==> try-zinc <==
==> flow/design.v (excerpt) <==
module bicubic(clk, rst, act, in, out_0, out_1, out_2, out_3);
	input clk,rst,act;
	input [7:0] in;
  wire oooooooooooooooo;
	wire [7:0] in_0,in_1,in_2,in_3;   
	output [7:0] out_0, out_1, out_2, out_3;
	wire [1:0] ooooooooooo;
	wire[14:0] x_weight_sum_0;
	wire[14:0] x_weight_sum_1;
	wire[14:0] x_weight_sum_2;
	wire[14:0] x_weight_sum_3;
	wire[7:0] y_weight_sum_0;	
	wire[7:0] y_weight_sum_1;
	wire[7:0] y_weight_sum_2;
	wire[7:0] y_weight_sum_3;
	 input_array A(.clk(clk), .rst(rst), .act(act), .in(in),
					.out_0(in_3), .out_1(in_2), .out_2(in_1), .out_3(in_0));
	reg[14:0] array0_0 [3:0];
	reg[14:0] array0_1 [3:0];
	reg[14:0] array1_0 [3:0];
	reg[14:0] array1_1 [3:0];
	reg[14:0] array2_0 [3:0];
	reg[14:0] array2_1 [3:0];
	reg[14:0] array3_0 [3:0];
	reg[14:0] array3_1 [3:0];
	reg[1:0] mux_sel;
	reg switch;
	wire[14:0] dm0_0_0, dm0_1_0, dm0_2_0, dm0_3_0, 				
					  dm0_0_1, dm0_1_1, dm0_2_1, dm0_3_1,
 					 dm1_0_0, dm1_1_0, dm1_2_0, dm1_3_0, 
					 dm1_0_1, dm1_1_1, dm1_2_1, dm1_3_1,
 					 dm2_0_0, dm2_1_0, dm2_2_0, dm2_3_0, 
					 dm2_0_1, dm2_1_1, dm2_2_1, dm2_3_1,
 					 dm3_0_0, dm3_1_0, dm3_2_0, dm3_3_0, 
					 dm3_0_1, dm3_1_1, dm3_2_1, dm3_3_1;
  wire[14:0]  array0_0_0, array0_1_0, array0_2_0, array0_3_0, 					
					  array0_0_1, array0_1_1, array0_2_1, array0_3_1,
 					 array1_0_0, array1_1_0, array1_2_0, array1_3_0, 
					 array1_0_1, array1_1_1, array1_2_1, array1_3_1,
 					 array2_0_0, array2_1_0, array2_2_0, array2_3_0, 
					 array2_0_1, array2_1_1, array2_2_1, array2_3_1,
 					 array3_0_0, array3_1_0, array3_2_0, array3_3_0, 
					 array3_0_1, array3_1_1, array3_2_1, array3_3_1;
	wire[14:0]  y_in0_0,y_in0_1,y_in0_2,y_in0_3,				
					  y_in1_0,y_in1_1,y_in1_2,y_in1_3,
					  y_in2_0,y_in2_1,y_in2_2,y_in2_3,
					  y_in3_0,y_in3_1,y_in3_2,y_in3_3;
	assign array0_0_0= array0_0[0];		
	assign array0_1_0= array0_0[1];		
	assign array0_2_0= array0_0[2];		
	assign array0_3_0= array0_0[3];		
	assign array1_0_0= array1_0[0];		
	assign array1_1_0= array1_0[1];		
  ...
make LEC_CHECK=0 CAP_MARGIN=20 CELL_PAD_IN_SITES_GLOBAL_PLACEMENT=1 CORE_MARGIN=2 CORE_UTILIZATION=40 CTS_CLUSTER_SIZE=28 SLEW_MARGIN=20 finish   # period 10.0 ns
run.sh (not shown) runs the stock make flow with config.mk's settings and CLKGATE_MAP_FILE=.
==> try-maple: changes against try-zinc <==
--- a/flow/config.mk
+++ b/flow/config.mk
@@ -6,8 +6,11 @@
 export NUM_CORES = 4
 export LEC_CHECK = 0
+export ABC_AREA = 1
 export CAP_MARGIN = 20
-export CELL_PAD_IN_SITES_GLOBAL_PLACEMENT = 1
 export CORE_MARGIN = 2
-export CORE_UTILIZATION = 40
-export CTS_CLUSTER_SIZE = 28
+export CORE_UTILIZATION = 72
+export CTS_CLUSTER_DIAMETER = 395
+export CTS_CLUSTER_SIZE = 94
+export SETUP_SLACK_MARGIN = 0.75
 export SLEW_MARGIN = 20
+export TNS_END_PERCENT = 5
==> flow/constraint.sdc (replaced) <==
create_clock -name core_clock -period 2.58 [get_ports {clk}]
set_input_delay 0.5160 -clock core_clock [delete_from_list [all_inputs] [get_ports {clk}]]
set_output_delay 0.5160 -clock core_clock [all_outputs]
set_load 0.01 [all_outputs]
==> comparison <==
- try-maple ended with an error in 5_1_grt. try-zinc passed the timing, design-rule and antenna checks.
- Against try-zinc, the synthesized cell count of try-maple is larger by about 20%.
- Of try-maple and try-zinc, try-maple has the higher area after synthesis (gap 4.2%, measured against try-zinc).
- Against try-zinc, the die size of try-maple is lower by about 40%.
==> figures <==
Multiplexer area fraction after synthesis: try-maple 1.39%; try-zinc 5.09%
Die height: try-maple 274 um; try-zinc 359 um
Syn Inst Count: try-maple 5,324; try-zinc 4,426
Fp_density: try-maple 72.3%; try-zinc 40.2%
Setup fix buffers added after clock tree synthesis: try-maple 168; try-zinc 0
Aoi share: try-maple 11.1%; try-zinc 10.9%
Avg Synthesized Cell Area: try-maple 9.86 um2; try-zinc 11.4 um2
Outcome: try-maple did not finish; try-zinc timing/DRC/antenna clean
Failing step: try-maple 5_1_grt; try-zinc -
Most frequent cell after synthesis: try-maple sky130_fd_sc_hd__nand2_1; try-zinc sky130_fd_sc_hd__inv_1
Floorplan core area: try-maple 72,600 um2; try-zinc 125,000 um2
Yosys synthesis chip area: try-maple 52,500 um2; try-zinc 50,400 um2
DP Wirelength: try-maple 144,000 um; try-zinc 104,000 um
Floorplan Nets: try-maple 6,076; try-zinc 5,178
Placed cell areas: try-maple 65,600 um2; try-zinc 52,900 um2
DP Worst Slack: try-maple -2.48 ns; try-zinc 2.61 ns
Post-synthesis adder-cell area fraction: try-maple 22.0%; try-zinc 22.9%
Placed cells: try-maple 7,609; try-zinc 6,052
Maximum level of the CTS H-tree: try-maple 1; try-zinc 3
Floorplan die area: try-maple 75,100 um2; try-zinc 129,000 um2
Share of the synthesized area in the top cell type: try-maple 30.2%; try-zinc 31.5%
Cell total in the yosys stat output: try-maple 5,324; try-zinc 4,426
Post-synthesis share of cell area spent on xor and xnor gates: try-maple 4.81%; try-zinc 4.83%
Seq/Total Area, Yosys: try-maple 41.7%; try-zinc 43.5%
